==> flow/design.v <==
`timescale 1ns/1ps
module e0 (x, y);
	input [31:0] x;
	output [31:0] y;
	assign y = {x[1:0],x[31:2]} ^ {x[12:0],x[31:13]} ^ {x[21:0],x[31:22]};
endmodule
module e1 (x, y);
	input [31:0] x;
	output [31:0] y;
	assign y = {x[5:0],x[31:6]} ^ {x[10:0],x[31:11]} ^ {x[24:0],x[31:25]};
endmodule
module ch (x, y, z, o);
	input [31:0] x, y, z;
	output [31:0] o;
	assign o = z ^ (x & (y ^ z));
endmodule
module maj (x, y, z, o);
	input [31:0] x, y, z;
	output [31:0] o;
	assign o = (x & y) | (z & (x | y));
endmodule
module s0 (x, y);
	input [31:0] x;
	output [31:0] y;
	assign y[31:29] = x[6:4] ^ x[17:15];
	assign y[28:0] = {x[3:0], x[31:7]} ^ {x[14:0],x[31:18]} ^ x[31:3];
endmodule
module s1 (x, y);
	input [31:0] x;
	output [31:0] y;
	assign y[31:22] = x[16:7] ^ x[18:9];
	assign y[21:0] = {x[6:0],x[31:17]} ^ {x[8:0],x[31:19]} ^ x[31:10];
endmodule
`timescale 1ns/1ps
module sha256_transform #(
	parameter LOOP = 6'd4
) (
	input clk,
	input feedback,
	input [5:0] cnt,
	input [255:0] rx_state,
	input [511:0] rx_input,
	output reg [255:0] tx_hash
);
	localparam Ks = {
		32'h428a2f98, 32'h71374491, 32'hb5c0fbcf, 32'he9b5dba5,
		32'h3956c25b, 32'h59f111f1, 32'h923f82a4, 32'hab1c5ed5,
		32'hd807aa98, 32'h12835b01, 32'h243185be, 32'h550c7dc3,
		32'h72be5d74, 32'h80deb1fe, 32'h9bdc06a7, 32'hc19bf174,
		32'he49b69c1, 32'hefbe4786, 32'h0fc19dc6, 32'h240ca1cc,
		32'h2de92c6f, 32'h4a7484aa, 32'h5cb0a9dc, 32'h76f988da,
		32'h983e5152, 32'ha831c66d, 32'hb00327c8, 32'hbf597fc7,
		32'hc6e00bf3, 32'hd5a79147, 32'h06ca6351, 32'h14292967,
		32'h27b70a85, 32'h2e1b2138, 32'h4d2c6dfc, 32'h53380d13,
		32'h650a7354, 32'h766a0abb, 32'h81c2c92e, 32'h92722c85,
		32'ha2bfe8a1, 32'ha81a664b, 32'hc24b8b70, 32'hc76c51a3,
		32'hd192e819, 32'hd6990624, 32'hf40e3585, 32'h106aa070,
		32'h19a4c116, 32'h1e376c08, 32'h2748774c, 32'h34b0bcb5,
		32'h391c0cb3, 32'h4ed8aa4a, 32'h5b9cca4f, 32'h682e6ff3,
		32'h748f82ee, 32'h78a5636f, 32'h84c87814, 32'h8cc70208,
		32'h90befffa, 32'ha4506ceb, 32'hbef9a3f7, 32'hc67178f2};
	genvar i;
	generate
		for (i = 0; i < 64/LOOP; i = i + 1) begin : HASHERS
			wire [511:0] W;
			wire [255:0] state;
			if(i == 0)
				sha256_digester U (
					.clk(clk),
					.k(Ks[32*(63-cnt) +: 32]),
					.rx_w(feedback ? W : rx_input),
					.rx_state(feedback ? state : rx_state),
					.tx_w(W),
					.tx_state(state)
				);
			else
				sha256_digester U (
					.clk(clk),
					.k(Ks[32*(63-LOOP*i-cnt) +: 32]),
					.rx_w(feedback ? W : HASHERS[i-1].W),
					.rx_state(feedback ? state : HASHERS[i-1].state),
					.tx_w(W),
					.tx_state(state)
				);
		end
	endgenerate
	always @ (posedge clk)
	begin
		if (!feedback)
		begin
			tx_hash[(((0)+1)*(32)-1):((0)*(32))] <= rx_state[(((0)+1)*(32)-1):((0)*(32))] + HASHERS[64/LOOP-6'd1].state[(((0)+1)*(32)-1):((0)*(32))];
			tx_hash[(((1)+1)*(32)-1):((1)*(32))] <= rx_state[(((1)+1)*(32)-1):((1)*(32))] + HASHERS[64/LOOP-6'd1].state[(((1)+1)*(32)-1):((1)*(32))];
			tx_hash[(((2)+1)*(32)-1):((2)*(32))] <= rx_state[(((2)+1)*(32)-1):((2)*(32))] + HASHERS[64/LOOP-6'd1].state[(((2)+1)*(32)-1):((2)*(32))];
			tx_hash[(((3)+1)*(32)-1):((3)*(32))] <= rx_state[(((3)+1)*(32)-1):((3)*(32))] + HASHERS[64/LOOP-6'd1].state[(((3)+1)*(32)-1):((3)*(32))];
			tx_hash[(((4)+1)*(32)-1):((4)*(32))] <= rx_state[(((4)+1)*(32)-1):((4)*(32))] + HASHERS[64/LOOP-6'd1].state[(((4)+1)*(32)-1):((4)*(32))];
			tx_hash[(((5)+1)*(32)-1):((5)*(32))] <= rx_state[(((5)+1)*(32)-1):((5)*(32))] + HASHERS[64/LOOP-6'd1].state[(((5)+1)*(32)-1):((5)*(32))];
			tx_hash[(((6)+1)*(32)-1):((6)*(32))] <= rx_state[(((6)+1)*(32)-1):((6)*(32))] + HASHERS[64/LOOP-6'd1].state[(((6)+1)*(32)-1):((6)*(32))];
			tx_hash[(((7)+1)*(32)-1):((7)*(32))] <= rx_state[(((7)+1)*(32)-1):((7)*(32))] + HASHERS[64/LOOP-6'd1].state[(((7)+1)*(32)-1):((7)*(32))];
		end
	end
endmodule
module sha256_digester (clk, k, rx_w, rx_state, tx_w, tx_state);
	input clk;
	input [31:0] k;
	input [511:0] rx_w;
	input [255:0] rx_state;
	output reg [511:0] tx_w;
	output reg [255:0] tx_state;
	wire [31:0] e0_w, e1_w, ch_w, maj_w, s0_w, s1_w;
	e0	e0_blk	(rx_state[(((0)+1)*(32)-1):((0)*(32))], e0_w);
	e1	e1_blk	(rx_state[(((4)+1)*(32)-1):((4)*(32))], e1_w);
	ch	ch_blk	(rx_state[(((4)+1)*(32)-1):((4)*(32))], rx_state[(((5)+1)*(32)-1):((5)*(32))], rx_state[(((6)+1)*(32)-1):((6)*(32))], ch_w);
	maj	maj_blk	(rx_state[(((0)+1)*(32)-1):((0)*(32))], rx_state[(((1)+1)*(32)-1):((1)*(32))], rx_state[(((2)+1)*(32)-1):((2)*(32))], maj_w);
	s0	s0_blk	(rx_w[63:32], s0_w);
	s1	s1_blk	(rx_w[479:448], s1_w);
	wire [31:0] t1 = rx_state[(((7)+1)*(32)-1):((7)*(32))] + e1_w + ch_w + rx_w[31:0] + k;
	wire [31:0] t2 = e0_w + maj_w;
	wire [31:0] new_w = s1_w + rx_w[319:288] + s0_w + rx_w[31:0];
	always @ (posedge clk)
	begin
		tx_w[511:480] <= new_w;
		tx_w[479:0] <= rx_w[511:32];
		tx_state[(((7)+1)*(32)-1):((7)*(32))] <= rx_state[(((6)+1)*(32)-1):((6)*(32))];
		tx_state[(((6)+1)*(32)-1):((6)*(32))] <= rx_state[(((5)+1)*(32)-1):((5)*(32))];
		tx_state[(((5)+1)*(32)-1):((5)*(32))] <= rx_state[(((4)+1)*(32)-1):((4)*(32))];
		tx_state[(((4)+1)*(32)-1):((4)*(32))] <= rx_state[(((3)+1)*(32)-1):((3)*(32))] + t1;
		tx_state[(((3)+1)*(32)-1):((3)*(32))] <= rx_state[(((2)+1)*(32)-1):((2)*(32))];
		tx_state[(((2)+1)*(32)-1):((2)*(32))] <= rx_state[(((1)+1)*(32)-1):((1)*(32))];
		tx_state[(((1)+1)*(32)-1):((1)*(32))] <= rx_state[(((0)+1)*(32)-1):((0)*(32))];
		tx_state[(((0)+1)*(32)-1):((0)*(32))] <= t1 + t2;
	end
endmodule
`timescale 1ns/1ps
module fpgaminer_top (clk, rst, midstate, data, mask, golden_nonce, golden_valid);
   parameter LOOP_LOG2 = 5;
   localparam [5:0] LOOP = (6'd1 << LOOP_LOG2);
   localparam [31:0] GOLDEN_NONCE_OFFSET = (32'd1 << (7 - LOOP_LOG2)) + 32'd1;
   input clk;
   input rst;
   input [255:0] midstate;
   input [95:0]  data;
   input [31:0]  mask;
   output reg [31:0] golden_nonce;
   output reg 	     golden_valid;
   reg [255:0] state;
   reg [511:0] data_r;
   reg [31:0]  nonce;
   wire        hash_clk = clk;
   wire [255:0] hash, hash2;
   reg [5:0] 	cnt;
   reg 		feedback;
   sha256_transform #(.LOOP(LOOP)) uut (
					.clk(hash_clk),
					.feedback(feedback),
					.cnt(cnt),
					.rx_state(state),
					.rx_input(data_r),
					.tx_hash(hash)
					);
   sha256_transform #(.LOOP(LOOP)) uut2 (
					 .clk(hash_clk),
					 .feedback(feedback),
					 .cnt(cnt),
					 .rx_state(256'h5be0cd191f83d9ab9b05688c510e527fa54ff53a3c6ef372bb67ae856a09e667),
					 .rx_input({256'h0000010000000000000000000000000000000000000000000000000080000000, hash}),
					 .tx_hash(hash2)
					 );
   reg [255:0] 	midstate_buf, data_buf;
   reg [31:0] 	mask_buf;
   reg 		is_golden_ticket;
   reg 		feedback_d1;
   reg [2:0] 	primed;
   wire [5:0] 	cnt_next;
   wire [31:0] 	nonce_next;
   wire 	feedback_next;
   wire 	reset = rst;
   assign cnt_next =  reset ? 6'd0 : (LOOP == 1) ? 6'd0 : (cnt + 6'd1) & (LOOP-1);
   assign feedback_next = (LOOP == 1) ? 1'b0 : (cnt_next != {(LOOP_LOG2){1'b0}});
   assign nonce_next =
		      reset ? 32'd0 :
		      feedback_next ? nonce : (nonce + 32'd1);
   always @ (posedge hash_clk)
     begin
	midstate_buf <= midstate;
	data_buf <= {160'd0, data};
	mask_buf <= mask;
	cnt <= cnt_next;
	feedback <= feedback_next;
	feedback_d1 <= feedback;
	state <= midstate_buf;
	data_r <= {384'h000002800000000000000000000000000000000000000000000000000000000000000000000000000000000080000000, nonce_next, data_buf[95:0]};
	nonce <= nonce_next;
	if (reset)
	  primed <= 3'd0;
	else if (!feedback_d1 && primed != 3'd6)
	  primed <= primed + 3'd1;
	is_golden_ticket <= ((hash2[255:224] & mask_buf) == 32'h00000000) && !feedback_d1 && (primed == 3'd6) && !reset;
	if(is_golden_ticket)
	  begin
	     if (LOOP == 1)
	       golden_nonce <= nonce - 32'd131;
	     else if (LOOP == 2)
	       golden_nonce <= nonce - 32'd66;
	     else
	       golden_nonce <= nonce - GOLDEN_NONCE_OFFSET;
	  end
	golden_valid <= is_golden_ticket && !reset;
     end
endmodule
==> flow/run.sh <==
#!/bin/bash
# the make line also repeats each setting of config.mk as NAME=value (left out here)
make -C /OpenROAD-flow-scripts/flow DESIGN_CONFIG=/design/flow/config.mk WORK_HOME=/design/flow/orfs CLKGATE_MAP_FILE= finish
==> flow/config.mk <==
export PLATFORM = sky130hd
export DESIGN_NAME = fpgaminer_top
export DESIGN_NICKNAME = fpgaminer_top
export VERILOG_FILES = /design/flow/design.v
export SDC_FILE = /design/flow/constraint.sdc
export NUM_CORES = 4
export LEC_CHECK = 0
export CAP_MARGIN = 20
export CORE_MARGIN = 2
export CORE_UTILIZATION = 71
export CTS_CLUSTER_SIZE = 17
export SLEW_MARGIN = 20
==> flow/constraint.sdc <==
create_clock -name core_clock -period 7.88 [get_ports {clk}]
set_input_delay 1.5760 -clock core_clock [delete_from_list [all_inputs] [get_ports {clk}]]
set_output_delay 1.5760 -clock core_clock [all_outputs]
set_load 0.01 [all_outputs]
==> results of run 1 <==
[per-layer routing]
| metal | global-route usage, % | GRT overflow |
|---|---|---|
| met4 | 67.6 | 112 |
| met3 | 49.9 | 52 |
| met2 | 88.9 | 120 |
| met1 | 74.6 | 41 |
| met5 | 24.5 | 1 |
[per-stage QoR]
stage                     setup TNS (ns)  cell area [sq um]
after CTS                         -0.855             229000
after detailed placement          -33.53             213000
after global placement            -24.88             213000
after floorplan                    -2.49             190000
[timing repair]
item,in CTS
pin swaps,210
gates cloned,0
endpoints found under the setup margin,91
resized,412
setup buffers,88
==> flow_summary.yaml, run 1 <==
# generated from flow reports
logic_synthesis:
  synth-edff-count: 320
  logic_family: "multiplexers"
  syn_nets: 18900
  synth_top_flop_cell: "dfxtp_1"
  ys_seq_share_pct: 45.8
  yosys_cells: 17000
  top_area_cell: "dfxtp_1"
  common_cells: "3852 x dfxtp_1, 1676 x inv_1, 1649 x mux2_2"
  aoi_share_pct: 7.29
  synthTopCellsByArea: "dfxtp_1 41%, mux2_2 9.8%, fa_1 7.7%, xnor2_1 6.8%, ha_1 5.1%"
  top_cell: "dfxtp_1"
  ys_area_sq_um: 189000
  simple_gate_area_share_pct: 7.66
  synthAdderAreaFrac_pct: 13.2
  synth_area_sq_um: 189000
  synth_xor_xnor_area_share_pct: 8.18
  ys_warn_count: 3
  muxShareOfSynthArea_pct: 13.2
  synth_cell_types: 111
  ys_ff: 4172
  syn_inst: 17000
  synthArstFlopShare_pct: 0
  synth.top_cell.area_share_pct: 40.8
  syn_avg_cell_area_sq_um: 11.1
clock_tree:
  h-tree-depth: 5
  cts_sinks: 4172
  clockRootBuffer: "clkbuf_16"
  cts_hold_buf: 0
  numCtsBuffers: 398
  cts_buffer_depth: 4
floorplanning:
  fp_util_pct: 71.4
  die_x_um: 520
  fp.coreArea_sq_um: 265000
  chipArea_sq_um: 271000
  ioPinCount: 419
  num_rows: 189
  die_h_um: 520
global_routing:
  overflow: 326
  grt_use_total_pct: 70.9
placed_design:
  gp_congestion: 1.11
  port_buffers: 418
  dp_slack_ns: -0.962
  numPlacedInstances: 22700
  dp_hpwl_mm: 546
status:
  haltStage: "5_1_grt"
  status: "did not finish"
  firstError: "[ERROR GRT-0232] Routing congestion too high. Check the congestion heatmap in the GUI."
==> inputs of run 2 (changes only) <==
CAP_MARGIN = 15   (was 20)
CORE_UTILIZATION = 40   (was 71)
CTS_CLUSTER_SIZE = unset   (was 17)
HOLD_SLACK_MARGIN = -0.01   (was unset)
clock period = 12.0 ns   (was 7.88 ns; I/O delays follow)
==> flow_summary.yaml, run 2 <==
# synthesis and place-and-route metrics
logic_synthesis:
  ys_seq_share_pct: 45.8
  top_cell: "dfxtp_1"
  synth_xor_xnor_area_share_pct: 8.18
  syn_inst: 17000
  synthArstFlopShare_pct: 0
  common_cells: "3852 x dfxtp_1, 1676 x inv_1, 1649 x mux2_2"
  synth_area_sq_um: 189000
  synth_cell_types: 111
  simple_gate_area_share_pct: 7.66
  yosys_cells: 17000
  synth.top_cell.area_share_pct: 40.8
  muxShareOfSynthArea_pct: 13.2
  logic_family: "multiplexers"
  synthTopCellsByArea: "dfxtp_1 41%, mux2_2 9.8%, fa_1 7.7%, xnor2_1 6.8%, ha_1 5.1%"
  ys_area_sq_um: 189000
  top_area_cell: "dfxtp_1"
  ys_warn_count: 3
  syn_nets: 18900
  ys_ff: 4172
  synth_top_flop_cell: "dfxtp_1"
  syn_avg_cell_area_sq_um: 11.1
  synthAdderAreaFrac_pct: 13.2
  aoi_share_pct: 7.29
  synth-edff-count: 320
setup_path:
  critical_path_cell_count: 35
  rr_startpoint: "cnt[0]"
  crit_slowest_cell: "dfxtp_1"
  crit_end: "uut2.HASHERS[0].genblk1.U.tx_state[31]"
  cpMostUsedCell: "fa_1"
  crit_family: "AND-OR/OR-AND gates"
  reg2reg_to: "uut2.HASHERS[0].genblk1.U.tx_state[31]"
  crit_fanout: 21
  reg2reg_slack_ns: 1.28
  reg2reg_depth: 35
  cpPeakStageDelay_ns: 0.89
  worstPathBufferInverterCount: 5
  arrival_ns: 11.60
  startpoint: "cnt[0]"
  worst_setup_path_start_kind: "register"
  cp.required_ns: 12.88
  cp-end-kind: "register"
  critPathKind: "register to register"
final_layout:
  syn_to_final_growth_pct: 14.9
  fillers: 43800
  nNetsFinal: 19600
  layoutNonFillerInstCount: 24400
  combGateArea_sq_um: 94100
  fin_area_sq_um: 217000
  seq_area_sq_um: 86700
clock_tree:
  cts_tree: "built"
  h-tree-depth: 5
  clk_pin_slew_ns: 0.08
  numCtsBuffers: 437
  cts_sinks: 4172
  clockRootBuffer: "clkbuf_16"
  clkLatencyLatePin_ns: 1.08
  cts_buffer_depth: 4
  cts_hold_buf: 0
  cts_resized: 0
  post-cts-setup-buffers: 0
global_routing:
  grt_start_max_net_pins: 141
  overflow: 0
  grt_pass1_wl_mm: 940
  antenna_found_initial: 45
  grt_pass1_vias: 123000
  grt_use_total_pct: 27.8
floorplanning:
  num_rows: 252
  fp_util_pct: 40.2
  die_x_um: 692
  fp.coreArea_sq_um: 471000
  chipArea_sq_um: 479000
  die_h_um: 692
  ioPinCount: 419
final_timing:
  fin_setup_tns_ns: 0
  finalCritPeriodShare_pct: 89.4
  rsz0062_at_grt: "no"
  slew_headroom_pct: 12.4
  hold_violations: 0
  timing.fmax_ghz: 0.0933
  worstMarginPinSlew_ns: 1.28
  setup_viol: 0
  post-route-min-period_ns: 10.72
  timing.final.ws_setup_ns: 1.28
  skew_ns: 0.115
  drv_slew: 0
min_path:
  holdPathEnd: "data_r[44]"
  holdCritStartpoint: "data_buf[44]"
  min_path_type: "register to register"
  whs_path_depth: 0
placed_design:
  port_buffers: 418
  gp_congestion: 0.998
  numPlacedInstances: 23500
  dp_slack_ns: 1.40
  dp_hpwl_mm: 562
  placed_area_sq_um: 202000
route:
  wirelength_mm: 686
  vias: 125000
  drtIter0Drc: 11000
  drcViolationCount: 0
  drtAntennaViolNets: 1
  avgRoutedWirePerCell_um: 28.1
  first_pass_iters: 9
  routed_via_density: 5.13
status:
  status: "complete, but fails checks"
  failed_checks: "antenna rules"
run:
  cap_viol_max_count: 0
  warnings: 81
==> run 2: per-layer routing <==
layer  part of all wire, %  global-route usage (%)  vias up
met5                0.0041                       0        -
met2                    43                    42.4     4310
met3                   6.3                    4.13     1114
met4                   7.1                    16.3        4
met1                    44                    37.5    61700
li1                      -                       -    58200
==> run 2: metrics by stage <==
stage / util, % / hold slack (ns)
3_3_place_gp: 42.9 / 0.311
6_report: 46.2 / 0.258
2_1_floorplan: - / 0.310
3_5_place_dp: 42.9 / 0.312
5_1_grt: 46.1 / 0.254
4_1_cts: 46.1 / 0.240
==> run 2: final cells by class <==
class / instances / area share (%)
inverters: 1677 / 2.90
well taps: 6223 / 3.58
diodes: 107 / 0.123
clock inverters: 199 / 1.20
multi-input cells: 10600 / 43.3
repair buffers: 778 / 3.22
clock buffers: 614 / 5.80
flip-flops and latches: 4172 / 39.9
==> inputs of run 3 (changes only) <==
CAP_MARGIN = 20   (was 15)
CORE_MARGIN = 6   (was 2)
CORE_UTILIZATION = 34   (was 40)
HOLD_SLACK_MARGIN = 0.18   (was -0.01)
MIN_ROUTING_LAYER = met1   (was unset)
SLEW_MARGIN = 35   (was 20)
clock period = 11.7 ns   (was 12.0 ns; I/O delays follow)
==> flow_summary.yaml, run 3 <==
# synthesis and place-and-route metrics
placed_design:
  port_buffers: 418
  gp_congestion: 0.998
  placed_area_sq_um: 204000
  dp_hpwl_mm: 582
  dp_slack_ns: 1.96
  numPlacedInstances: 24500
min_path:
  holdPathEnd: "data_r[37]"
  whs_path_depth: 0
  min_path_type: "register to register"
  holdCritStartpoint: "data_buf[37]"
logic_synthesis:
  logic_family: "multiplexers"
  syn_avg_cell_area_sq_um: 11.1
  ys_seq_share_pct: 45.8
  synth_cell_types: 111
  synthTopCellsByArea: "dfxtp_1 41%, mux2_2 9.8%, fa_1 7.7%, xnor2_1 6.8%, ha_1 5.1%"
  common_cells: "3852 x dfxtp_1, 1676 x inv_1, 1649 x mux2_2"
  ys_warn_count: 3
  synthAdderAreaFrac_pct: 13.2
  syn_inst: 17000
  synth_top_flop_cell: "dfxtp_1"
  synth_xor_xnor_area_share_pct: 8.18
  synth_area_sq_um: 189000
  syn_nets: 18900
  ys_ff: 4172
  yosys_cells: 17000
  synthArstFlopShare_pct: 0
  synth-edff-count: 320
  simple_gate_area_share_pct: 7.66
  ys_area_sq_um: 189000
  muxShareOfSynthArea_pct: 13.2
  synth.top_cell.area_share_pct: 40.8
  aoi_share_pct: 7.29
  top_area_cell: "dfxtp_1"
  top_cell: "dfxtp_1"
setup_path:
  cp.required_ns: 12.60
  reg2reg_to: "uut.HASHERS[0].genblk1.U.tx_state[31]"
  reg2reg_slack_ns: 1.66
  critPathKind: "register to register"
  crit_family: "AND-OR/OR-AND gates"
  arrival_ns: 10.94
  cp-end-kind: "register"
  startpoint: "cnt[0]"
  reg2reg_depth: 33
  crit_slowest_cell: "ha_1"
  cpPeakStageDelay_ns: 0.76
  worst_setup_path_start_kind: "register"
  worstPathBufferInverterCount: 5
  crit_fanout: 10
  crit_end: "uut.HASHERS[0].genblk1.U.tx_state[31]"
  critical_path_cell_count: 33
  rr_startpoint: "cnt[0]"
run:
  warnings: 78
  cap_viol_max_count: 0
global_routing:
  grt_pass1_vias: 124000
  grt_use_total_pct: 23.7
  grt_start_max_net_pins: 183
  overflow: 0
  antenna_found_initial: 72
  grt_pass1_wl_mm: 961
clock_tree:
  cts_sinks: 4172
  clkLatencyLatePin_ns: 1.12
  cts_tree: "built"
  clockRootBuffer: "clkbuf_16"
  clk_pin_slew_ns: 0.07
  cts_hold_buf: 0
  h-tree-depth: 5
  numCtsBuffers: 448
  cts_buffer_depth: 4
  post-cts-setup-buffers: 0
  cts_resized: 0
route:
  drtAntennaViolNets: 0
  wirelength_mm: 706
  vias: 126000
  routed_via_density: 4.95
  drtIter0Drc: 11200
  drcViolationCount: 0
  first_pass_iters: 8
  avgRoutedWirePerCell_um: 27.7
floorplanning:
  num_rows: 273
  ioPinCount: 419
  fp.coreArea_sq_um: 553000
  fp_util_pct: 34.2
  die_x_um: 758
  chipArea_sq_um: 575000
  die_h_um: 758
final_layout:
  layoutNonFillerInstCount: 25500
  utilization_pct: 39.7
  fin_area_sq_um: 220000
  syn_to_final_growth_pct: 16.2
  nNetsFinal: 19600
final_timing:
  drv_slew: 0
  skew_ns: 0.149
  hold_violations: 0
  worstMarginPinSlew_ns: 1.04
  worst_hold_slack_ns: 0.215
  post-route-min-period_ns: 10.04
  slew_headroom_pct: 28.5
  timing.fmax_ghz: 0.0996
  fin_setup_tns_ns: 0
  setup_viol: 0
  timing.final.ws_setup_ns: 1.66
  rsz0062_at_grt: "no"
  finalCritPeriodShare_pct: 85.8
status:
  status: "finished clean"
-- run 3: cell type report --
| class | instances | area [sq um] |
|---|---|---|
| Sequential cell | 4172 | 86700 |
| Antenna cell | 95 | 238 |
| Clock inverter | 233 | 3030 |
| Fill cell | 53400 | 333000 |
| Inverter | 1677 | 6300 |
| Timing Repair Buffer | 778 | 7110 |
| Multi-Input combinational cell | 10600 | 94500 |
| Clock buffer | 596 | 12900 |
| Tap cell | 7287 | 9120 |
-- run 3: per-layer routing --
layer / share of wire [%] / GRT usage, % / wire length, um / vias to the layer above
met5: 0.017 / 0 / 120 / -
met4: 6.3 / 12.4 / 44800 / 22
met3: 6.4 / 3.57 / 45000 / 1069
met2: 43 / 36.5 / 307000 / 4489
met1: 44 / 32.2 / 309000 / 62400
li1: - / - / - / 58200
==> inputs of run 4 (changes only) <==
CORE_MARGIN = 2   (was 6)
CORE_UTILIZATION = 62   (was 34)
HOLD_SLACK_MARGIN = unset   (was 0.18)
MIN_ROUTING_LAYER = unset   (was met1)
PLACE_DENSITY = 0.6   (was unset)
SLEW_MARGIN = 20   (was 35)
clock period = 9.78 ns   (was 11.7 ns; I/O delays follow)
==> flow_summary.yaml, run 4 <==
# synthesis and place-and-route metrics
route:
  routed_via_density: 5.83
  drcViolationCount: 0
  vias: 129000
  wirelength_mm: 651
  avgRoutedWirePerCell_um: 29.3
  first_pass_iters: 8
  drtIter0Drc: 14200
  drtAntennaViolNets: 0
setup_path:
  critical_path_cell_count: 36
  crit_end: "uut.HASHERS[1].genblk1.U.tx_state[31]"
  reg2reg_depth: 36
  crit_family: "AND-OR/OR-AND gates"
  cp-end-kind: "register"
  cp.required_ns: 10.60
  startpoint: "cnt[1]"
  crit_slowest_cell: "o31ai_1"
  arrival_ns: 10.33
  reg2reg_to: "uut.HASHERS[1].genblk1.U.tx_state[31]"
  rr_startpoint: "cnt[1]"
  crit_fanout: 9
  worstPathBufferInverterCount: 6
  cpPeakStageDelay_ns: 0.95
  worst_setup_path_start_kind: "register"
  critPathKind: "register to register"
  reg2reg_slack_ns: 0.26
logic_synthesis:
  synthTopCellsByArea: "dfxtp_1 41%, mux2_2 9.8%, fa_1 7.7%, xnor2_1 6.8%, ha_1 5.1%"
  synth_top_flop_cell: "dfxtp_1"
  synth_xor_xnor_area_share_pct: 8.18
  synth_area_sq_um: 189000
  ys_seq_share_pct: 45.8
  ys_ff: 4172
  muxShareOfSynthArea_pct: 13.2
  logic_family: "multiplexers"
  synth-edff-count: 320
  syn_avg_cell_area_sq_um: 11.1
  simple_gate_area_share_pct: 7.66
  top_area_cell: "dfxtp_1"
  synthAdderAreaFrac_pct: 13.2
  synthArstFlopShare_pct: 0
  aoi_share_pct: 7.29
  syn_nets: 18900
  top_cell: "dfxtp_1"
  ys_warn_count: 3
  synth_cell_types: 111
  synth.top_cell.area_share_pct: 40.8
  ys_area_sq_um: 189000
  syn_inst: 17000
  yosys_cells: 17000
  common_cells: "3852 x dfxtp_1, 1676 x inv_1, 1649 x mux2_2"
final_layout:
  layoutNonFillerInstCount: 22200
  nNetsFinal: 19700
  fillers: 22100
  combGateArea_sq_um: 94100
  seq_area_sq_um: 86700
  syn_to_final_growth_pct: 13.5
  utilization_pct: 70.8
clock_tree:
  cts_hold_buf: 0
  clk_pin_slew_ns: 0.07
  clkLatencyLatePin_ns: 1.01
  cts_sinks: 4172
  h-tree-depth: 5
  numCtsBuffers: 406
  cts_buffer_depth: 4
  clockRootBuffer: "clkbuf_16"
  cts_tree: "built"
placed_design:
  gp_congestion: 1.07
  numPlacedInstances: 21400
  dp_hpwl_mm: 526
  port_buffers: 418
final_timing:
  skew_ns: 0.104
  post-route-min-period_ns: 9.52
  worst_hold_slack_ns: 0.275
  worstMarginPinSlew_ns: 1.32
  timing.fmax_ghz: 0.105
  setup_viol: 0
  finalCritPeriodShare_pct: 97.3
  drv_slew: 0
  fin_setup_tns_ns: 0
  slew_headroom_pct: 9.72
  hold_violations: 0
min_path:
  holdCritStartpoint: "midstate_buf[168]"
  holdPathEnd: "state[168]"
  min_path_type: "register to register"
  whs_path_depth: 0
run:
  cap_viol_max_count: 0
  warnings: 63
floorplanning:
  fp_util_pct: 62.4
  num_rows: 202
  die_h_um: 556
  chipArea_sq_um: 310000
  ioPinCount: 419
  die_x_um: 556
  fp.coreArea_sq_um: 303000
global_routing:
  use_met3_pct: 8.27
  antenna_found_initial: 48
  grt_use_total_pct: 41.2
  grt_pass1_wl_mm: 902
  use_met2_pct: 61.4
  grt_start_max_net_pins: 175
  busiest_layer: "met2"
  grt_pass1_vias: 126000
  use_met1_pct: 53.7
  overflow: 0
status:
  status: "finished clean"
[run 4: what timing repair did]
item,4_1_cts,5_1_grt
gates resized,0,9
endpoints found under the hold margin,0,0
setup endpoints to repair,0,7
buffers inserted,0,2
[run 4: cell type report]
cell class / instances / share of cell area [%]
Multi-Input combinational cell: 10600 / 43.8
Sequential cell: 4172 / 40.4
Clock buffer: 560 / 5.42
Timing Repair Buffer: 966 / 3.96
Inverter: 1677 / 2.93
Tap cell: 3978 / 2.32
Clock inverter: 196 / 1.15
Antenna cell: 28 / 0.0326
[run 4: stage by stage]
| stage | worst slack [ns] | area [sq um] |
|---|---|---|
| 2_1_floorplan | 0.419 | 189000 |
| 3_3_place_gp | 0.267 | 200000 |
| 3_5_place_dp | 0.322 | 201000 |
| 4_1_cts | 0.279 | 215000 |
| 5_1_grt | -0.0232 | 215000 |
| 6_report | 0.264 | 215000 |
[run 4: routing by layer]
| layer | part of all wire, % | up-vias |
|---|---|---|
| li1 | - | 58300 |
| met1 | 40 | 63500 |
| met2 | 43 | 6178 |
| met3 | 9.1 | 1458 |
| met4 | 8.4 | 16 |
| met5 | 0.019 | - |
==> inputs of run 5 (changes only) <==
ABC_AREA = 1   (was unset)
CELL_PAD_IN_SITES_DETAIL_PLACEMENT = 1   (was unset)
CORE_ASPECT_RATIO = 1.73   (was unset)
CORE_MARGIN = 8   (was 2)
CORE_UTILIZATION = 16   (was 62)
CTS_CLUSTER_SIZE = 67   (was unset)
GPL_TIMING_DRIVEN = 0   (was unset)
MAX_ROUTING_LAYER = met5   (was unset)
MIN_ROUTING_LAYER = met2   (was unset)
PLACE_DENSITY = 0.88   (was 0.6)
SETUP_SLACK_MARGIN = 5.0   (was unset)
SLEW_MARGIN = 25   (was 20)
TNS_END_PERCENT = 65   (was unset)
clock period = 16.7 ns   (was 9.78 ns; I/O delays follow)
==> flow_summary.yaml, run 5 <==
# generated from flow reports
status:
  status: "did not finish"
  haltStage: "5_1_grt"
  firstError: "[ERROR GRT-0116] Global routing finished with congestion. Check the congestion regions in the DRC Viewer."
logic_synthesis:
  synth_top_flop_cell: "dfxtp_1"
  synth-edff-count: 320
  yosys_cells: 23300
  ys_area_sq_um: 195000
  syn_avg_cell_area_sq_um: 8.35
  syn_inst: 23300
  synth.top_cell.area_share_pct: 39.6
  aoi_share_pct: 9.40
  synthAdderAreaFrac_pct: 12.8
  syn_nets: 25200
  synthArstFlopShare_pct: 0
  ys_warn_count: 3
  ys_ff: 4172
  common_cells: "6563 x nand2_1, 3852 x dfxtp_1, 3624 x inv_1"
  ys_seq_share_pct: 44.6
  top_cell: "nand2_1"
  muxShareOfSynthArea_pct: 0.225
  synth_area_sq_um: 195000
  simple_gate_area_share_pct: 17.0
  synth_cell_types: 76
  logic_family: "simple AND/OR/NAND/NOR gates"
  top_area_cell: "dfxtp_1"
  synth_xor_xnor_area_share_pct: 7.46
  synthTopCellsByArea: "dfxtp_1 40%, nand2_1 13%, fa_1 7.5%, inv_1 7.0%, ha_1 5.0%"
floorplanning:
  ioPinCount: 419
  fp_util_pct: 16.0
  die_x_um: 855
  die_h_mm: 1.47
  chipArea_sq_um: 1250000
  fp.coreArea_sq_um: 1220000
  num_rows: 533
global_routing:
  overflow: 106000
  grt_use_total_pct: 71.0
placed_design:
  numPlacedInstances: 39800
  port_buffers: 418
  gp_congestion: 2.39
  placed_area_sq_um: 220000
  dp_hpwl_mm: 1480
clock_tree:
  cts_buffer_depth: 5
  cts_sinks: 4172
  h-tree-depth: 5
  numCtsBuffers: 434
  clockRootBuffer: "clkbuf_16"
run 5: through the flow:
step | setup slack [ns] | TNS (ns) | hold WS [ns] | util, %
2_1_floorplan | 5.92 | 0 | 0.310 | -
3_3_place_gp | -0.0361 | -0.0662 | 0.313 | 18.0
3_5_place_dp | 2.42 | 0 | 0.313 | 18.1
4_1_cts | 4.83 | 0 | 0.284 | 19.4
run 5: per-layer routing:
| layer | overflow | GRT usage [%] |
|---|---|---|
| met1 | - | - |
| met2 | 48600 | 77.0 |
| met3 | 42000 | 78.1 |
| met4 | 11600 | 52.1 |
| met5 | 3660 | 45.1 |
run 5: what timing repair did:
action	4_1_cts
hold buffers	0
resized	248
pin swaps	6
setup buffers	6
setup endpoints to repair	189
==> inputs of run 6 (changes only) <==
ABC_AREA = unset   (was 1)
CELL_PAD_IN_SITES_DETAIL_PLACEMENT = unset   (was 1)
CORE_ASPECT_RATIO = unset   (was 1.73)
CORE_MARGIN = 2   (was 8)
CORE_UTILIZATION = 70   (was 16)
CTS_CLUSTER_DIAMETER = 68   (was unset)
CTS_CLUSTER_SIZE = 37   (was 67)
GPL_TIMING_DRIVEN = unset   (was 0)
MAX_ROUTING_LAYER = unset   (was met5)
MIN_ROUTING_LAYER = unset   (was met2)
PLACE_DENSITY = 0.6   (was 0.88)
SETUP_SLACK_MARGIN = 2.14   (was 5.0)
SLEW_MARGIN = 20   (was 25)
TNS_END_PERCENT = unset   (was 65)
clock period = 7.44 ns   (was 16.7 ns; I/O delays follow)
==> flow_summary.yaml, run 6 <==
# generated from flow reports
clock_tree:
  clockRootBuffer: "clkbuf_16"
  h-tree-depth: 4
  cts_sinks: 4172
  cts_buffer_depth: 4
  cts_hold_buf: 0
  numCtsBuffers: 187
logic_synthesis:
  synth_xor_xnor_area_share_pct: 8.18
  synth-edff-count: 320
  ys_area_sq_um: 189000
  top_area_cell: "dfxtp_1"
  logic_family: "multiplexers"
  syn_inst: 17000
  common_cells: "3852 x dfxtp_1, 1676 x inv_1, 1649 x mux2_2"
  simple_gate_area_share_pct: 7.66
  synthArstFlopShare_pct: 0
  ys_warn_count: 3
  top_cell: "dfxtp_1"
  synth_cell_types: 111
  ys_seq_share_pct: 45.8
  muxShareOfSynthArea_pct: 13.2
  synthTopCellsByArea: "dfxtp_1 41%, mux2_2 9.8%, fa_1 7.7%, xnor2_1 6.8%, ha_1 5.1%"
  synthAdderAreaFrac_pct: 13.2
  synth.top_cell.area_share_pct: 40.8
  aoi_share_pct: 7.29
  synth_top_flop_cell: "dfxtp_1"
  syn_nets: 18900
  syn_avg_cell_area_sq_um: 11.1
  ys_ff: 4172
  yosys_cells: 17000
  synth_area_sq_um: 189000
placed_design:
  dp_hpwl_mm: 547
  placed_area_sq_um: 214000
  port_buffers: 418
  gp_congestion: 1.13
floorplanning:
  fp_util_pct: 70.5
  num_rows: 190
  die_h_um: 524
  ioPinCount: 419
  fp.coreArea_sq_um: 268000
  die_x_um: 524
  chipArea_sq_um: 275000
status:
  status: "did not finish"
  haltStage: "5_1_grt"
==> run 6: repair_timing <==
| item | 4_1_cts |
|---|---|
| buffers inserted | 151 |
| pin swaps | 365 |
| hold endpoints to repair | 0 |
| resized | 747 |
| cloned | 15 |
| endpoints found under the setup margin | 335 |
==> run 6: stage by stage <==
stage | hold WS, ns | std cells | worst slack (ns)
2_1_floorplan | 0.310 | 17000 | -0.672
3_3_place_gp | 0.309 | 22800 | -1.29
3_5_place_dp | 0.312 | 22800 | -1.42
4_1_cts | 0.315 | 23300 | -0.596
==> inputs of run 7 (changes only) <==
ABC_AREA = 1   (was unset)
CORE_ASPECT_RATIO = 0.7   (was unset)
CORE_UTILIZATION = 72   (was 70)
CTS_CLUSTER_DIAMETER = 297   (was 68)
CTS_CLUSTER_SIZE = 10   (was 37)
PLACE_DENSITY = 0.36   (was 0.6)
SETUP_SLACK_MARGIN = 1.66   (was 2.14)
TNS_END_PERCENT = 90   (was unset)
clock period = 5.53 ns   (was 7.44 ns; I/O delays follow)
==> flow_summary.yaml, run 7 <==
# generated from flow reports
logic_synthesis:
  ys_area_sq_um: 195000
  yosys_cells: 23300
  aoi_share_pct: 9.40
  synth_area_sq_um: 195000
  syn_nets: 25200
  syn_inst: 23300
  simple_gate_area_share_pct: 17.0
  common_cells: "6563 x nand2_1, 3852 x dfxtp_1, 3624 x inv_1"
  top_cell: "nand2_1"
  synth_top_flop_cell: "dfxtp_1"
  synth_cell_types: 76
  ys_seq_share_pct: 44.6
  top_area_cell: "dfxtp_1"
  synthTopCellsByArea: "dfxtp_1 40%, nand2_1 13%, fa_1 7.5%, inv_1 7.0%, ha_1 5.0%"
  synth_xor_xnor_area_share_pct: 7.46
  synth.top_cell.area_share_pct: 39.6
  logic_family: "simple AND/OR/NAND/NOR gates"
  ys_warn_count: 3
  muxShareOfSynthArea_pct: 0.225
  synthAdderAreaFrac_pct: 12.8
  synthArstFlopShare_pct: 0
  syn_avg_cell_area_sq_um: 8.35
  ys_ff: 4172
  synth-edff-count: 320
placed_design:
  numPlacedInstances: 30600
  dp_slack_ns: -1.99
  port_buffers: 418
  gp_congestion: 1.47
  dp_hpwl_mm: 664
  placed_area_sq_um: 232000
clock_tree:
  cts_sinks: 4172
  h-tree-depth: 5
  clockRootBuffer: "clkbuf_16"
  cts_buffer_depth: 4
  numCtsBuffers: 459
floorplanning:
  num_rows: 159
  fp.coreArea_sq_um: 269000
  die_x_um: 625
  chipArea_sq_um: 275000
  die_h_um: 439
  ioPinCount: 419
  fp_util_pct: 72.5
global_routing:
  grt_use_total_pct: 69.8
  overflow: 33
status:
  status: "did not finish"
  firstError: "[ERROR GRT-0116] Global routing finished with congestion. Check the congestion regions in the DRC Viewer."
  haltStage: "5_1_grt"
[run 7: what timing repair did]
action,CTS
pin swaps,189
cloned,0
buffers inserted,101
resized,594
setup endpoints to repair,388
hold buffers,0
hold endpoints to repair,0
[run 7: layer usage]
| metal | track usage, % | GRT overflow |
|---|---|---|
| met2 | 84.1 | 14 |
| met3 | 56.7 | 0 |
| met1 | 73.9 | 0 |
| met5 | 37.2 | 0 |
| met4 | 57.4 | 19 |
==> inputs of run 8 (changes only) <==
ABC_AREA = unset   (was 1)
CORE_ASPECT_RATIO = unset   (was 0.7)
CORE_UTILIZATION = 65   (was 72)
CTS_CLUSTER_DIAMETER = unset   (was 297)
CTS_CLUSTER_SIZE = unset   (was 10)
MAX_ROUTING_LAYER = met4   (was unset)
PLACE_DENSITY = unset   (was 0.36)
PLACE_DENSITY_LB_ADDON = 0.2   (was unset)
SETUP_SLACK_MARGIN = unset   (was 1.66)
TNS_END_PERCENT = unset   (was 90)
clock period = 12.0 ns   (was 5.53 ns; I/O delays follow)
==> flow_summary.yaml, run 8 <==
# synthesis and place-and-route metrics
final_layout:
  syn_to_final_growth_pct: 12.5
  fin_area_sq_um: 213000
  nNetsFinal: 19500
  layoutNonFillerInstCount: 21900
  utilization_pct: 73.3
setup_path:
  cp-end-kind: "register"
  critPathKind: "register to register"
  arrival_ns: 11.17
  reg2reg_depth: 36
  worst_setup_path_start_kind: "register"
  crit_end: "uut2.HASHERS[0].genblk1.U.tx_state[159]"
  worstPathBufferInverterCount: 4
  cpPeakStageDelay_ns: 0.66
  cp.required_ns: 12.84
  reg2reg_slack_ns: 1.67
  critical_path_cell_count: 36
  startpoint: "cnt[1]"
  crit_slowest_cell: "a21oi_1"
  reg2reg_to: "uut2.HASHERS[0].genblk1.U.tx_state[159]"
  crit_family: "AND-OR/OR-AND gates"
  crit_fanout: 22
  rr_startpoint: "cnt[1]"
logic_synthesis:
  logic_family: "multiplexers"
  simple_gate_area_share_pct: 7.66
  syn_nets: 18900
  synth_xor_xnor_area_share_pct: 8.18
  syn_avg_cell_area_sq_um: 11.1
  ys_seq_share_pct: 45.8
  synth_top_flop_cell: "dfxtp_1"
  top_cell: "dfxtp_1"
  common_cells: "3852 x dfxtp_1, 1676 x inv_1, 1649 x mux2_2"
  synth.top_cell.area_share_pct: 40.8
  yosys_cells: 17000
  synth_cell_types: 111
  synthTopCellsByArea: "dfxtp_1 41%, mux2_2 9.8%, fa_1 7.7%, xnor2_1 6.8%, ha_1 5.1%"
  muxShareOfSynthArea_pct: 13.2
  syn_inst: 17000
  ys_warn_count: 3
  ys_area_sq_um: 189000
  synthAdderAreaFrac_pct: 13.2
  ys_ff: 4172
  synthArstFlopShare_pct: 0
  aoi_share_pct: 7.29
  synth_area_sq_um: 189000
  top_area_cell: "dfxtp_1"
  synth-edff-count: 320
final_timing:
  skew_ns: 0.0846
  setup_viol: 0
  drv_slew: 0
  timing.final.ws_setup_ns: 1.67
  rsz0062_at_grt: "no"
  hold_violations: 0
  fin_setup_tns_ns: 0
  slew_headroom_pct: 11.4
  timing.fmax_ghz: 0.0968
  post-route-min-period_ns: 10.33
  worst_hold_slack_ns: 0.302
  worstMarginPinSlew_ns: 1.32
  finalCritPeriodShare_pct: 86.1
clock_tree:
  cts_tree: "built"
  cts_hold_buf: 0
  numCtsBuffers: 404
  clk_pin_slew_ns: 0.06
  cts_buffer_depth: 4
  cts_sinks: 4172
  clkLatencyLatePin_ns: 0.99
  h-tree-depth: 5
  cts_resized: 0
  clockRootBuffer: "clkbuf_16"
  post-cts-setup-buffers: 0
route:
  avgRoutedWirePerCell_um: 29.4
  first_pass_iters: 9
  drtIter0Drc: 14400
  wirelength_mm: 645
  routed_via_density: 5.89
  drcViolationCount: 0
  drtAntennaViolNets: 0
  vias: 129000
floorplanning:
  fp.coreArea_sq_um: 290000
  die_x_um: 544
  num_rows: 198
  fp_util_pct: 65.2
  ioPinCount: 419
  die_h_um: 544
  chipArea_sq_um: 295000
global_routing:
  overflow: 0
  grt_pass1_vias: 126000
  grt_use_total_pct: 44.1
  antenna_found_initial: 59
  grt_pass1_wl_mm: 896
  grt_start_max_net_pins: 212
status:
  status: "finished clean"
run:
  cap_viol_max_count: 0
  warnings: 71
min_path:
  holdCritStartpoint: "midstate_buf[6]"
  holdPathEnd: "state[6]"
  min_path_type: "register to register"
  whs_path_depth: 0
placed_design:
  gp_congestion: 1.11
  dp_hpwl_mm: 511
  numPlacedInstances: 21100
  placed_area_sq_um: 199000
  port_buffers: 418
  dp_slack_ns: 2.04
[run 8: per-layer routing]
layer | share of wire [%] | GRT usage [%] | up-vias
met2 | 43 | 63.1 | 6735
met4 | 9.3 | 33.8 | 0
met1 | 39 | 54.6 | 62800
li1 | - | - | 57900
met3 | 9.6 | 9.30 | 1778
met5 | 0 | - | -
[run 8: area by class of cell]
cell class	count	area [sq um]
diodes	58	145
clock buffers	566	11700
clock inverters	180	2350
fillers	20000	77400
inverters	1677	6300
multi-input cells	10600	94100
flip-flops and latches	4172	86700
well taps	3900	4880
repair buffers	735	6710
==> inputs of run 9 (changes only) <==
CORE_UTILIZATION = 69   (was 65)
CTS_CLUSTER_SIZE = 98   (was unset)
MAX_ROUTING_LAYER = unset   (was met4)
PLACE_DENSITY = 0.6   (was unset)
PLACE_DENSITY_LB_ADDON = unset   (was 0.2)
clock period = 6.73 ns   (was 12.0 ns; I/O delays follow)
==> flow_summary.yaml, run 9 <==
# generated from flow reports
status:
  status: "did not finish"
  haltStage: "5_1_grt"
  firstError: "[ERROR GRT-0232] Routing congestion too high. Check the congestion heatmap in the GUI."
logic_synthesis:
  synth_cell_types: 111
  synthArstFlopShare_pct: 0
  synthAdderAreaFrac_pct: 13.2
  ys_ff: 4172
  top_cell: "dfxtp_1"
  logic_family: "multiplexers"
  synth-edff-count: 320
  synth_xor_xnor_area_share_pct: 8.18
  synth.top_cell.area_share_pct: 40.8
  ys_seq_share_pct: 45.8
  muxShareOfSynthArea_pct: 13.2
  common_cells: "3852 x dfxtp_1, 1676 x inv_1, 1649 x mux2_2"
  syn_avg_cell_area_sq_um: 11.1
  ys_warn_count: 3
  syn_nets: 18900
  yosys_cells: 17000
  syn_inst: 17000
  synth_area_sq_um: 189000
  top_area_cell: "dfxtp_1"
  ys_area_sq_um: 189000
  aoi_share_pct: 7.29
  simple_gate_area_share_pct: 7.66
  synthTopCellsByArea: "dfxtp_1 41%, mux2_2 9.8%, fa_1 7.7%, xnor2_1 6.8%, ha_1 5.1%"
  synth_top_flop_cell: "dfxtp_1"
clock_tree:
  clockRootBuffer: "clkbuf_16"
  h-tree-depth: 5
  cts_hold_buf: 0
  cts_buffer_depth: 4
  cts_sinks: 4172
  numCtsBuffers: 398
placed_design:
  port_buffers: 418
  gp_congestion: 1.14
  dp_hpwl_mm: 555
floorplanning:
  ioPinCount: 419
  die_h_um: 528
  die_x_um: 528
  num_rows: 192
  fp_util_pct: 69.3
  chipArea_sq_um: 278000
  fp.coreArea_sq_um: 273000
global_routing:
  overflow: 131
  grt_use_total_pct: 67.2
run 9: per-layer routing:
metal	global-route usage [%]	GRT overflow
met3	42.9	9
met4	65.6	53
met1	70.4	7
met5	23.7	0
met2	87.2	62
run 9: timing repair:
action,in CTS
pin swaps,461
setup endpoints to repair,232
resized,887
buffers inserted,157
cloned,10
run 9: stage by stage:
step	utilization, %	setup slack (ns)	area, sq um	setup TNS (ns)	instances
3_3_place_gp	79.8	-2.19	218000	-172.72	23300
4_1_cts	87.0	-1.25	238000	-96.16	24200
2_1_floorplan	-	-1.38	190000	-94.89	17000
3_5_place_dp	79.8	-2.23	218000	-196.35	23300
==> inputs of run 10 (changes only) <==
CORE_UTILIZATION = 68   (was 69)
CTS_CLUSTER_SIZE = 37   (was 98)
PLACE_DENSITY = unset   (was 0.6)
clock period = 8.24 ns   (was 6.73 ns; I/O delays follow)
==> flow_summary.yaml, run 10 <==
# synthesis and place-and-route metrics
status:
  status: "complete, but fails checks"
  failed_checks: "capacitance limit, slew limit, setup timing"
setup_path:
  crit_fanout: 26
  cp.required_ns: 9.15
  crit_end: "uut.HASHERS[0].genblk1.U.tx_state[29]"
  critical_path_cell_count: 33
  crit_family: "adder cells"
  startpoint: "feedback"
  arrival_ns: 9.39
  reg2reg_slack_ns: -0.25
  crit_slowest_cell: "fa_1"
  worst_setup_path_start_kind: "register"
  worstPathBufferInverterCount: 9
  cpPeakStageDelay_ns: 0.62
  critPathKind: "register to register"
  reg2reg_to: "uut.HASHERS[0].genblk1.U.tx_state[29]"
  rr_startpoint: "feedback"
  cp-end-kind: "register"
  reg2reg_depth: 33
min_path:
  whs_path_depth: 0
  min_path_type: "register to register"
  holdPathEnd: "state[187]"
  holdCritStartpoint: "midstate_buf[187]"
floorplanning:
  num_rows: 193
  die_h_um: 532
  fp_util_pct: 68.4
  chipArea_sq_um: 283000
  die_x_um: 532
  fp.coreArea_sq_um: 277000
  ioPinCount: 419
logic_synthesis:
  aoi_share_pct: 7.29
  yosys_cells: 17000
  synthArstFlopShare_pct: 0
  top_area_cell: "dfxtp_1"
  muxShareOfSynthArea_pct: 13.2
  synth-edff-count: 320
  syn_inst: 17000
  synth.top_cell.area_share_pct: 40.8
  synthTopCellsByArea: "dfxtp_1 41%, mux2_2 9.8%, fa_1 7.7%, xnor2_1 6.8%, ha_1 5.1%"
  ys_warn_count: 3
  synth_top_flop_cell: "dfxtp_1"
  synth_cell_types: 111
  common_cells: "3852 x dfxtp_1, 1676 x inv_1, 1649 x mux2_2"
  synth_xor_xnor_area_share_pct: 8.18
  ys_area_sq_um: 189000
  syn_avg_cell_area_sq_um: 11.1
  syn_nets: 18900
  synth_area_sq_um: 189000
  simple_gate_area_share_pct: 7.66
  logic_family: "multiplexers"
  top_cell: "dfxtp_1"
  ys_ff: 4172
  ys_seq_share_pct: 45.8
  synthAdderAreaFrac_pct: 13.2
route:
  drtIter0Drc: 17800
  avgRoutedWirePerCell_um: 31.3
  routed_via_density: 6.16
  drcViolationCount: 0
  first_pass_iters: 9
  drtAntennaViolNets: 0
  vias: 143000
  wirelength_mm: 728
final_timing:
  worstMarginPinSlew_ns: 1.63
  skew_ns: 0.0960
  finalCritPeriodShare_pct: 103
  timing.final.ws_setup_ns: -0.249
  drv_slew: 3
  post-route-min-period_ns: 8.49
  hold_violations: 0
  rsz0062_at_grt: "yes"
  slew_headroom_pct: -12.0
  setup_viol: 6
  timing.fmax_ghz: 0.118
  fin_setup_tns_ns: -0.761
  worst_hold_slack_ns: 0.296
final_layout:
  nNetsFinal: 21100
  syn_to_final_growth_pct: 19.7
  fin_area_sq_um: 226000
run:
  cap_viol_max_count: 1
  warnings: 69
clock_tree:
  clk_pin_slew_ns: 0.07
  numCtsBuffers: 400
  clkLatencyLatePin_ns: 1.02
  clockRootBuffer: "clkbuf_16"
  h-tree-depth: 5
  cts_sinks: 4172
  cts_buffer_depth: 4
  cts_tree: "built"
global_routing:
  antenna_found_initial: 72
  grt_use_total_pct: 49.0
  grt_pass1_vias: 141000
  overflow: 0
  grt_start_max_net_pins: 185
  grt_pass1_wl_mm: 992
placed_design:
  dp_hpwl_mm: 541
  gp_congestion: 1.11
  port_buffers: 418
  placed_area_sq_um: 210000
run 10: cell type report:
class	count	area (sq um)
multi-input cells	10600	96100
diodes	44	110
clock buffers	572	11700
inverters	1677	6310
flip-flops and latches	4172	86700
repair buffers	2294	18900
clock inverters	171	2000
fillers	15400	50300
well taps	3705	4640
run 10: timing repair:
item	4_1_cts	5_1_grt
gates resized	86	395
buffers inserted	21	62
pin swaps	50	198
hold buffers	0	0
endpoints found under the setup margin	51	79
gates cloned	0	3
run 10: per-layer routing:
layer  GRT usage [%]  vias to the layer above  wire length (um)
met5               0                        -               306
met4            41.2                       46             79000
met3            13.8                     2972             88000
met2            72.0                    10100            305000
met1            59.6                    69300            256000
li1                -                    61000                 -
run 10: per-stage QoR:
step	util, %	cells	setup WS (ns)
after floorplan	-	17000	0.0156
after detailed placement	75.8	22400	-0.558
after global placement	75.8	22400	-0.466
final	81.8	23300	-0.249
after global routing	81.8	23200	-0.299
after CTS	80.9	23200	0.00233
==> inputs of run 11 (changes only) <==
CELL_PAD_IN_SITES_GLOBAL_PLACEMENT = 1   (was unset)
CORE_ASPECT_RATIO = 0.62   (was unset)
CORE_UTILIZATION = 17   (was 68)
CTS_CLUSTER_SIZE = unset   (was 37)
GPL_ROUTABILITY_DRIVEN = 1   (was unset)
HOLD_SLACK_MARGIN = -0.01   (was unset)
MIN_ROUTING_LAYER = met1   (was unset)
PLACE_DENSITY_LB_ADDON = 0.1   (was unset)
SETUP_SLACK_MARGIN = 0.5   (was unset)
clock period = 7.3 ns   (was 8.24 ns; I/O delays follow)
==> flow_summary.yaml, run 11 <==
# synthesis and place-and-route metrics
route:
  drtIter0Drc: 12500
  drcViolationCount: 0
  wirelength_mm: 1110
  first_pass_iters: 5
  wl_met2_mm: 389
  routed_via_density: 3.84
  avgRoutedWirePerCell_um: 30.4
  highest_layer: "met5"
  drtAntennaViolNets: 0
  dr_wl_met3_mm: 73.3
  vias: 140000
  drt-met1-wl_mm: 636
logic_synthesis:
  top_area_cell: "dfxtp_1"
  yosys_cells: 17000
  synth-edff-count: 320
  synthTopCellsByArea: "dfxtp_1 41%, mux2_2 9.8%, fa_1 7.7%, xnor2_1 6.8%, ha_1 5.1%"
  ys_warn_count: 3
  synth.top_cell.area_share_pct: 40.8
  top_cell: "dfxtp_1"
  synth_cell_types: 111
  simple_gate_area_share_pct: 7.66
  ys_seq_share_pct: 45.8
  synth_xor_xnor_area_share_pct: 8.18
  syn_nets: 18900
  common_cells: "3852 x dfxtp_1, 1676 x inv_1, 1649 x mux2_2"
  aoi_share_pct: 7.29
  muxShareOfSynthArea_pct: 13.2
  ys_ff: 4172
  synth_top_flop_cell: "dfxtp_1"
  syn_inst: 17000
  ys_area_sq_um: 189000
  syn_avg_cell_area_sq_um: 11.1
  synthArstFlopShare_pct: 0
  synth_area_sq_um: 189000
  synthAdderAreaFrac_pct: 13.2
  logic_family: "multiplexers"
global_routing:
  overflow: 0
  antenna_found_initial: 223
  grt_pass1_vias: 141000
  grt_use_total_pct: 19.4
  grt_pass1_wl_mm: 1430
  grt_start_max_net_pins: 122
setup_path:
  worstPathBufferInverterCount: 10
  cp-end-kind: "register"
  rr_startpoint: "cnt[1]"
  critical_path_cell_count: 40
  worst_setup_path_start_kind: "register"
  crit_family: "AND-OR/OR-AND gates"
  crit_slowest_cell: "fa_2"
  crit_end: "uut2.HASHERS[0].genblk1.U.tx_state[31]"
  reg2reg_to: "uut2.HASHERS[0].genblk1.U.tx_state[31]"
  crit_fanout: 3
  reg2reg_slack_ns: -1.26
  startpoint: "cnt[1]"
  cp.required_ns: 8.33
  reg2reg_depth: 40
  cpPeakStageDelay_ns: 0.55
  critPathKind: "register to register"
  arrival_ns: 9.59
status:
  status: "complete, but fails checks"
  failed_checks: "setup timing"
floorplanning:
  fp_util_pct: 17.0
  fp.coreArea_sq_um: 1110000
  num_rows: 305
  ioPinCount: 419
  chipArea_sq_um: 1120000
  die_x_mm: 1.34
  die_h_um: 835
final_layout:
  seq_area_sq_um: 86700
  nNetsFinal: 23100
  syn_to_final_growth_pct: 40.7
  utilization_pct: 24.0
  combGateArea_sq_um: 99900
  fillers: 119000
placed_design:
  port_buffers: 418
  gp_congestion: 0.864
  dp_hpwl_mm: 952
final_timing:
  worstMarginPinSlew_ns: 1.21
  drv_slew: 0
  worst_hold_slack_ns: 0.238
  setup_viol: 122
  post-route-min-period_ns: 8.56
  slew_headroom_pct: 18.0
  timing.final.ws_setup_ns: -1.26
  rsz0062_at_grt: "yes"
  timing.fmax_ghz: 0.117
  hold_violations: 0
  finalCritPeriodShare_pct: 117
  skew_ns: 0.180
clock_tree:
  clkLatencyLatePin_ns: 1.19
  clk_pin_slew_ns: 0.07
  clockRootBuffer: "clkbuf_16"
  cts_tree: "built"
  cts_hold_buf: 0
  cts_buffer_depth: 5
  cts_sinks: 4172
  numCtsBuffers: 491
  h-tree-depth: 5
min_path:
  min_path_type: "register to register"
  holdPathEnd: "state[29]"
  whs_path_depth: 0
  holdCritStartpoint: "midstate_buf[29]"
run:
  cap_viol_max_count: 0
  warnings: 54
run 11: stage by stage:
| stage | instances | TNS, ns | area (sq um) | worst slack (ns) |
|---|---|---|---|---|
| final | 36600 | -84.74 | 266000 | -1.26 |
| after global routing | 36500 | -120.65 | 266000 | -1.57 |
| after CTS | 36400 | -84.02 | 264000 | -1.24 |
| after detailed placement | 35400 | -289.30 | 241000 | -2.67 |
| after global placement | 35400 | -314.84 | 241000 | -2.79 |
| after floorplan | 17000 | -33.00 | 190000 | -0.812 |
run 11: layout make-up:
class / instances / share of cell area [%]
Multi-Input combinational cell: 10600 / 37.5
Sequential cell: 4172 / 32.6
Timing Repair Buffer: 4254 / 14.2
Tap cell: 14900 / 7.00
Clock buffer: 679 / 5.33
Inverter: 1677 / 2.38
Clock inverter: 206 / 0.996
Antenna cell: 60 / 0.0564
run 11: layer usage:
metal | vias up | GRT usage (%)
met3 | 697 | 4.38
li1 | 65200 | -
met1 | 71100 | 32.9
met2 | 3239 | 23.9
met4 | 20 | 2.31
met5 | - | 0
run 11: what timing repair did:
| action | 4_1_cts | 5_1_grt |
|---|---|---|
| pin swaps | 420 | 259 |
| resized | 1099 | 217 |
| gates cloned | 15 | 0 |
| setup buffers | 139 | 74 |
| setup endpoints to repair | 288 | 213 |
==> inputs of run 12 (changes only) <==
ABC_AREA = 1   (was unset)
CELL_PAD_IN_SITES_DETAIL_PLACEMENT = 2   (was unset)
CELL_PAD_IN_SITES_GLOBAL_PLACEMENT = unset   (was 1)
CORE_ASPECT_RATIO = 1.73   (was 0.62)
CORE_MARGIN = 8   (was 2)
CORE_UTILIZATION = 16   (was 17)
GPL_ROUTABILITY_DRIVEN = unset   (was 1)
GPL_TIMING_DRIVEN = 0   (was unset)
HOLD_SLACK_MARGIN = unset   (was -0.01)
MAX_ROUTING_LAYER = met5   (was unset)
MIN_ROUTING_LAYER = met2   (was met1)
PLACE_DENSITY = 0.88   (was unset)
PLACE_DENSITY_LB_ADDON = unset   (was 0.1)
SETUP_SLACK_MARGIN = 5.0   (was 0.5)
SLEW_MARGIN = 25   (was 20)
TNS_END_PERCENT = 10   (was unset)
clock period = 16.7 ns   (was 7.3 ns; I/O delays follow)
==> flow_summary.yaml, run 12 <==
# generated from flow reports
status:
  status: "did not finish"
  haltStage: "5_1_grt"
  firstError: "[ERROR GRT-0116] Global routing finished with congestion. Check the congestion regions in the DRC Viewer."
placed_design:
  numPlacedInstances: 39800
  port_buffers: 418
  gp_congestion: 2.39
  dp_hpwl_mm: 2500
  placed_area_sq_um: 220000
  dp_slack_ns: -3.97
clock_tree:
  cts_hold_buf: 0
  numCtsBuffers: 434
  h-tree-depth: 5
  cts_buffer_depth: 5
  clockRootBuffer: "clkbuf_16"
  cts_sinks: 4172
logic_synthesis:
  synth_xor_xnor_area_share_pct: 7.46
  top_cell: "nand2_1"
  synthArstFlopShare_pct: 0
  yosys_cells: 23300
  synthAdderAreaFrac_pct: 12.8
  ys_warn_count: 3
  logic_family: "simple AND/OR/NAND/NOR gates"
  ys_ff: 4172
  synth_top_flop_cell: "dfxtp_1"
  common_cells: "6563 x nand2_1, 3852 x dfxtp_1, 3624 x inv_1"
  top_area_cell: "dfxtp_1"
  syn_inst: 23300
  aoi_share_pct: 9.40
  synth.top_cell.area_share_pct: 39.6
  simple_gate_area_share_pct: 17.0
  synth_area_sq_um: 195000
  ys_seq_share_pct: 44.6
  synth_cell_types: 76
  syn_nets: 25200
  synth-edff-count: 320
  synthTopCellsByArea: "dfxtp_1 40%, nand2_1 13%, fa_1 7.5%, inv_1 7.0%, ha_1 5.0%"
  syn_avg_cell_area_sq_um: 8.35
  ys_area_sq_um: 195000
  muxShareOfSynthArea_pct: 0.225
floorplanning:
  fp_util_pct: 16.0
  die_h_mm: 1.47
  num_rows: 533
  fp.coreArea_sq_um: 1220000
  ioPinCount: 419
  die_x_um: 855
  chipArea_sq_um: 1250000
global_routing:
  grt_use_total_pct: 107
  overflow: 212000
[run 12: what timing repair did]
| action | CTS |
|---|---|
| setup endpoints to repair | 287 |
| buffers inserted | 80 |
| resized | 1059 |
| pin swaps | 50 |
[run 12: stage by stage]
step	hold WS (ns)
2_1_floorplan	0.310
3_3_place_gp	0.313
3_5_place_dp	0.314
4_1_cts	0.305
[run 12: metal layers]
metal  GRT overflow  track usage, %
met4          21000            76.6
met2          98600             114
met3          85600             119
met5           7253            82.4
met1              -               -
